==> trial 73: inputs <==
// cnn_accel
module cnn_accel (
    input  logic        clk,
    input  logic        rst,
    input  logic        wr_en,
    input  logic        wr_sel,      
    input  logic [5:0]  wr_addr,
    input  logic [7:0]  wr_data,
    input  logic        start,
    output logic        ready,
    output logic        out_valid,
    output logic [15:0] out_data
);
    typedef enum logic [1:0] {S_IDLE, S_READ, S_CONV, S_POOL} state_t;
    state_t state;
    logic [3:0] k;           
    logic [1:0] s;           
    logic [1:0] py, px;      
    logic [7:0]  pix;
    logic [5:0]  rd_addr;
    logic [71:0] weights;
    logic [7:0]  win [0:8];
    logic [71:0] win_flat;
    logic signed [15:0] conv_out, relu_out;
    logic [15:0] pool_r [0:3];
    logic [15:0] pool_out;
    logic        out_valid_r;
    assign ready = (state == S_IDLE);
    input_buffer #(.DATA_WIDTH(8), .SIZE(64)) u_ibuf (
        .clk(clk), .rst(rst),
        .write_en(wr_en & ~wr_sel & ready),
        .data_in(wr_data),
        .data_out(pix),
        .read_addr(rd_addr),
        .write_addr(wr_addr)
    );
    weight_buffer #(.DATA_WIDTH(8), .SIZE(9)) u_wbuf (
        .clk(clk), .rst(rst),
        .write_en(wr_en & wr_sel & ready),
        .data_in(wr_data),
        .write_addr(wr_addr[3:0]),
        .weights(weights)
    );
    conv2d_core #(.DATA_WIDTH(8)) u_conv (
        .clk(clk), .rst(rst),
        .input_window(win_flat),
        .weights(weights),
        .conv_out(conv_out)
    );
    for (genvar g = 0; g < 9; g++) begin : g_win
        assign win_flat[g*8 +: 8] = win[g];
    end
    relu #(.DATA_WIDTH(16)) u_relu (.in(conv_out), .out(relu_out));
    max_pool #(.DATA_WIDTH(16)) u_pool (
        .in0(pool_r[0]), .in1(pool_r[1]), .in2(pool_r[2]), .in3(pool_r[3]),
        .out(pool_out)
    );
    logic [1:0] ky, kx;
    always_comb begin
        case (k)
            4'd0: begin ky = 2'd0; kx = 2'd0; end
            4'd1: begin ky = 2'd0; kx = 2'd1; end
            4'd2: begin ky = 2'd0; kx = 2'd2; end
            4'd3: begin ky = 2'd1; kx = 2'd0; end
            4'd4: begin ky = 2'd1; kx = 2'd1; end
            4'd5: begin ky = 2'd1; kx = 2'd2; end
            4'd6: begin ky = 2'd2; kx = 2'd0; end
            4'd7: begin ky = 2'd2; kx = 2'd1; end
  ...
==> flow/config.mk <==
export PLATFORM = sky130hd
export DESIGN_NAME = cnn_accel
export DESIGN_NICKNAME = cnn_accel
export VERILOG_FILES = /design/flow/design.v
export SDC_FILE = /design/flow/constraint.sdc
export NUM_CORES = 4
export LEC_CHECK = 0
export ABC_AREA = 1
export CAP_MARGIN = 0
export CORE_ASPECT_RATIO = 1.09
export CORE_MARGIN = 2
export CORE_UTILIZATION = 18
export GPL_TIMING_DRIVEN = 0
export PLACE_DENSITY_LB_ADDON = 0.22
export SETUP_SLACK_MARGIN = 0.56
export SLEW_MARGIN = 35
export TNS_END_PERCENT = 65
==> flow/constraint.sdc <==
create_clock -name core_clock -period 4.8 [get_ports {clk}]
set_input_delay 0.9600 -clock core_clock [delete_from_list [all_inputs] [get_ports {clk}]]
set_output_delay 0.9600 -clock core_clock [all_outputs]
set_load 0.01 [all_outputs]
run.sh (not shown) runs the stock make flow with config.mk's settings and CLKGATE_MAP_FILE=.
==> inputs of build 8, as changes to trial 73 <==
- CAP_MARGIN: 0 -> 20
- CORE_ASPECT_RATIO: 1.09 -> unset
- CORE_UTILIZATION: 18 -> 66
- GPL_TIMING_DRIVEN: 0 -> unset
- PLACE_DENSITY_LB_ADDON: 0.22 -> unset
- SETUP_SLACK_MARGIN: 0.56 -> unset
- SLEW_MARGIN: 35 -> 20
- TNS_END_PERCENT: 65 -> unset
==> flow/constraint.sdc (replaced) <==
create_clock -name core_clock -period 5.64 [get_ports {clk}]
set_input_delay 1.1280 -clock core_clock [delete_from_list [all_inputs] [get_ports {clk}]]
set_output_delay 1.1280 -clock core_clock [all_outputs]
set_load 0.01 [all_outputs]
==> results <==
metric	trial 73	build 8
Result of the run	complete, but fails checks	complete, but fails checks
Violated checks	negative setup slack	negative setup slack
Critical path required time	5.38 ns	6.19 ns
CP arrival	8.28 ns	7.93 ns
Register area	18830 sq um	18880 sq um
Peak supply drop	595.2 uV	387.8 uV
Total detailed-routing wirelength	263900 microns	193800 microns
Area grow syn2layout	26.79%	13.55%
Antenna diode instance count	7	2
Quantity of gates resized following cts	839	104
Non-filler cells, final	12200	8895
M3 GR Usage	0.01712	0.1221
Logic gate fraction of the total cell area	0.4937	0.5168
Crit-path slowest cell	fa_1	fa_2
Worst slack after detailed placement	-3.955 ns	-1.859 ns
Die Span X	556.0 microns	305.0 microns
Power consumed by the clock network	0.00743 W	0.00596 W
Core area	330000 sq um	89870 sq um
Register-to-register setup slack	-2.90 ns	-1.74 ns
Routed vias	50500	51070
Summed negative setup slack over all endpoints	-29.34 ns	-16.62 ns
Setup clock skew after layout	0.05844 ns	0.04080 ns
Clock network area share	0.04088	0.04399
Placement-stage cell area	66780 sq um	63930 sq um
DR vias/cell	4.140	5.742
Switching power summed over all nets	0.01315 W	0.007499 W
Layout net count	8791	8648
Routability cong.	0.9626	1.009
Power and IR drop assume default switching activity.
